## top
module top#(       
    parameter FIFO_DEPTH = 16,
    parameter DATA_WIDTH = 32,
    parameter START_NUMBER = 0    
)(
    input  logic        GCLK,
    input  logic        OTG_RESETN,
    input  logic [DATA_WIDTH-1:0] wdatax,
    input  logic [DATA_WIDTH-1:0] wdatay,
    input  logic        validx,
    input  logic        validy,
    input  logic [DATA_WIDTH-1:0] kx_u,
    input  logic [DATA_WIDTH-1:0] bx_u,
    input  logic [DATA_WIDTH-1:0] kx_c,
    input  logic [DATA_WIDTH-1:0] bx_c,
    input  logic [DATA_WIDTH-1:0] ky_u,
    input  logic [DATA_WIDTH-1:0] by_u,
    input  logic [DATA_WIDTH-1:0] ky_c,
    input  logic [DATA_WIDTH-1:0] by_c,
    output logic        sel_1_0,
    output logic        sel_1_1,
    output logic        sel_2_0,
    output logic        sel_2_1,
    output logic        AS2_r,
    output  logic       wready,
    output logic        JB1,
    output logic        JB2,
    output logic        JB3,
    output logic        JB4,
    output logic        JB7,
    output logic        JB8,
    output logic        JB9,
    output logic        JB10,
    output logic        JA1,
    output logic        JA2,
    output logic        JA3,
    output logic        JA4,
    output logic        JA7,
    output logic        JA8,
    output logic        JA9,
    output logic        JA10,
    output logic        JC1_N,
    output logic        JC1_P,
        input logic        JC2_N,
    output logic        JC2_P,
    output logic        JC3_P
);
make LEC_CHECK=0 ABC_AREA=0 CAP_MARGIN=30 CORE_ASPECT_RATIO=1.3 CORE_MARGIN=8 CORE_UTILIZATION=36 CTS_CLUSTER_SIZE=88 GPL_ROUTABILITY_DRIVEN=1 PLACE_DENSITY_LB_ADDON=0.01 SETUP_SLACK_MARGIN=0.35 SLEW_MARGIN=25 TNS_END_PERCENT=5 finish   # period 9.15 ns
run.sh (not shown) runs the stock make flow with config.mk's settings and CLKGATE_MAP_FILE=.
==> next run, changes <==
- GPL_TIMING_DRIVEN: not set -> 0
=> Power came out higher by 3.8%. Wire length went up by 23%. Final area rises by 2.3%. Sequential share of layout area is lower by 0.51 points. Combinational power goes up by 13%. Global-route usage goes up by 4.9 points. Via count came out higher by 5.6%. Non-clock buffer count grows by 433. Area after synthesis does not change. First-iteration DRC count grows by 24%. Final cell count rose by 3.1%.
==> next run, changes <==
- ABC_AREA: 0 -> not set
- CAP_MARGIN: 30 -> 20
- CORE_ASPECT_RATIO: 1.3 -> not set
- CORE_MARGIN: 8 -> 2
- CORE_UTILIZATION: 36 -> 72
- CTS_CLUSTER_DIAMETER: not set -> 232
- CTS_CLUSTER_SIZE: 88 -> not set
- GPL_ROUTABILITY_DRIVEN: 1 -> not set
- GPL_TIMING_DRIVEN: 0 -> not set
- PLACE_DENSITY: not set -> 0.36
- PLACE_DENSITY_LB_ADDON: 0.01 -> not set
- SETUP_SLACK_MARGIN: 0.35 -> not set
- SLEW_MARGIN: 25 -> 20
- TNS_END_PERCENT: 5 -> not set
- clock period: 9.15 -> 5.57 ns (I/O delays scaled with it)
After rerunning:
- Now the flow finished but fails on negative setup slack
- routed wire length is lower by 24%
- hold slack degrades by 0.14 ns
- first-iteration DRC count is higher by 76%
- power is higher by 63%
- count of clock-buffer cells in the layout is lower by 29
==> next run, changes <==
- CTS_CLUSTER_DIAMETER: 232 -> 31
- PLACE_DENSITY: 0.36 -> not set
- PLACE_DENSITY_LB_ADDON: not set -> 0.28
- SETUP_SLACK_MARGIN: not set -> 1.37
- clock period: 5.57 -> 5.29 ns (I/O delays scaled with it)
- The new run finished but fails on negative setup slack
- first-iteration DRC count goes up by 46%
- global-route usage goes up by 3.0 points
- sequential power goes up by about 7%
- total power goes up by 24%
- final area goes up by 2.9%
- register-to-register slack is worse by 0.99 ns
- via count goes up by 8.4%
- synthesized cell count is unchanged
- maximum frequency goes down by 8.3%

========
top again, from the RTL that the note above started with.
Settings: LEC_CHECK=0, ABC_AREA=1, CAP_MARGIN=35, CORE_MARGIN=2, CORE_UTILIZATION=72, CTS_CLUSTER_DIAMETER=267, CTS_CLUSTER_SIZE=14, HOLD_SLACK_MARGIN=0.29, MIN_ROUTING_LAYER=met1, PLACE_DENSITY_LB_ADDON=0.15, SETUP_SLACK_MARGIN=1.69, SLEW_MARGIN=35; clock period 6.52 ns.
The first run never finished: it broke off in global routing (5_1_grt).
Next try:
Settings changed: ABC_AREA 1 to default, CAP_MARGIN 35 to 20, CTS_CLUSTER_DIAMETER 267 to default, CTS_CLUSTER_SIZE 14 to default, HOLD_SLACK_MARGIN 0.29 to default, MIN_ROUTING_LAYER met1 to default, PLACE_DENSITY from default to 0.71, PLACE_DENSITY_LB_ADDON 0.15 to default, SETUP_SLACK_MARGIN 1.69 to default, SLEW_MARGIN 35 to 20.
Clock period 6.52 ns to 7.68 ns, I/O delays scaled along.
After rerunning:
- Now the flow finished but failed the layout checks on setup timing
- die size drops by 4.9%
- synthesized area shrinks by 5.0%
- synthesized cell count came out lower by 20%
Next try:
Settings changed: ABC_AREA from default to 1, PLACE_DENSITY 0.71 to default, PLACE_DENSITY_LB_ADDON from default to 0.28, SETUP_SLACK_MARGIN from default to -0.31.
Clock period 7.68 ns to 5.29 ns, I/O delays scaled along.
The changed run stopped in global routing (5_1_grt).
Synthesized area increases by 5.2%.
Die area increases by 5.2%.
Synthesized cell count increases by about 25%.
Next try:
Settings changed: ABC_AREA 1 to default, CTS_CLUSTER_DIAMETER from default to 44, CTS_CLUSTER_SIZE from default to 40, PLACE_DENSITY_LB_ADDON 0.28 to 0.24, SETUP_SLACK_MARGIN -0.31 to 1.51.
Now the flow completed, yet does not pass: setup timing.
Synthesized cell count fell by 20%.
Synthesized area fell by 5.0%.
Die size fell by 4.9%.

========
## run A
Starting RTL as in the previous note.
Design top, start of the top module:
module top#(       
    parameter FIFO_DEPTH = 16,
    parameter DATA_WIDTH = 32,
    parameter START_NUMBER = 0    
)(
    input  logic        GCLK,
    input  logic        OTG_RESETN,
    input  logic [DATA_WIDTH-1:0] wdatax,
    input  logic [DATA_WIDTH-1:0] wdatay,
    input  logic        validx,
    input  logic        validy,
    input  logic [DATA_WIDTH-1:0] kx_u,
    input  logic [DATA_WIDTH-1:0] bx_u,
    input  logic [DATA_WIDTH-1:0] kx_c,
    input  logic [DATA_WIDTH-1:0] bx_c,
    input  logic [DATA_WIDTH-1:0] ky_u,
    input  logic [DATA_WIDTH-1:0] by_u,
    input  logic [DATA_WIDTH-1:0] ky_c,
    input  logic [DATA_WIDTH-1:0] by_c,
    output logic        sel_1_0,
    output logic        sel_1_1,
    output logic        sel_2_0,
    output logic        sel_2_1,
    output logic        AS2_r,
    output  logic       wready,
    output logic        JB1,
    output logic        JB2,
    output logic        JB3,
    output logic        JB4,
    output logic        JB7,
    output logic        JB8,
    output logic        JB9,
    output logic        JB10,
    output logic        JA1,
    output logic        JA2,
    output logic        JA3,
    output logic        JA4,
    output logic        JA7,
    output logic        JA8,
    output logic        JA9,
    output logic        JA10,
    output logic        JC1_N,
    output logic        JC1_P,
        input logic        JC2_N,
    output logic        JC2_P,
    output logic        JC3_P
);
Settings: LEC_CHECK=0, CAP_MARGIN=25, CELL_PAD_IN_SITES_DETAIL_PLACEMENT=1, CELL_PAD_IN_SITES_GLOBAL_PLACEMENT=1, CORE_ASPECT_RATIO=0.74, CORE_MARGIN=6, CORE_UTILIZATION=40, CTS_CLUSTER_SIZE=25, GPL_TIMING_DRIVEN=1, MAX_ROUTING_LAYER=met4, SLEW_MARGIN=25, TNS_END_PERCENT=65; clock period 17.0 ns.
Having completed the whole flow, run A delivered a layout that passed the timing, DRC and antenna checks.
Input changes introduced in run B (baseline for comparison: run A):
Settings: a change of SLEW_MARGIN from 25 to 20; a deleted CTS_CLUSTER_SIZE that had been 25; an added PLACE_DENSITY of 0.6; a deleted MAX_ROUTING_LAYER that had been met4; a deleted TNS_END_PERCENT that had been 65; a change of CORE_MARGIN from 6 to 2; a deleted CELL_PAD_IN_SITES_DETAIL_PLACEMENT that had been 1; a deleted CELL_PAD_IN_SITES_GLOBAL_PLACEMENT that had been 1; a change of CAP_MARGIN from 25 to 20; a deleted CORE_ASPECT_RATIO that had been 0.74; a deleted GPL_TIMING_DRIVEN that had been 1; a change of the clock period (ns, I/O delays scaled along) from 17.0 to 12.8.
[summary]
Run B finished every step from synthesis to the final layout, and the layout passed the timing, DRC and antenna checks.
Compared with run A, leakage power figure in run B increased slightly.
Run B vs run A on clock network fraction of design power: run B is the higher one.
Summary: with run A as the reference, wire length in run B moved down by more than 10%.
The maximum number of pins on one net before global-route repair of run B is lower than that of run A.
Run B -> run A: final core utilization flat
Run B vs. run A: endpoint arrival time on the critical path now sits higher, critical path depth now sits lower, antenna cell count now sits lower.
What run C does differently from run B at the input level:
Settings: a deleted PLACE_DENSITY that had been 0.6; a change of CAP_MARGIN from 20 to 5; a change of CORE_UTILIZATION from 40 to 72; a change of the clock period (ns, I/O delays scaled along) from 12.8 to 7.53.
### Flow results
- Across run B and run C, a clean result was obtained everywhere but in run C.
- In run C the implementation ran to completion but is not tape-out ready, as the final checks report setup timing.
- On number of antenna violations at the first check in global routing, the lower figure sits with run C, not run B.
- Run C -> run B: post-synthesis simple-gate area fraction delta 0, exact match
- Run C — number of standard cells in the layout, taps in and fillers out 7.8% lower, run B as reference
Relative to run C, the following input files were edited for run D:
Settings: an added PLACE_DENSITY_LB_ADDON of 0.28; an added SETUP_SLACK_MARGIN of 1.37; a change of CAP_MARGIN from 5 to 20; an added ABC_AREA of 1; a change of the clock period (ns, I/O delays scaled along) from 7.53 to 5.29.
==> comparison <==
In the summary table, run D is marked failed, with error GRT-0232 raised in 5_1_grt.
Compared with run C, in run D synthesized area grew by about 5%, number of unique standard cell types used by synthesis lost about 30%.
Worst setup slack after placement: higher on run C
For the starting density of the core, run D came in 0.18 points lower than run C did.
For the width of the die, run D came in about 2.6% higher than run C did.
Against run C, run D comes in 3.4 points lower on multiplexer area fraction after synthesis.
Relative to run C, share of synthesized area occupied by flip-flops and latches decreased by 1.5 points in run D.
For die size, dividing the value from run D by the value from run C gives 1.05.
Power is estimated from default activity; no workload was simulated.
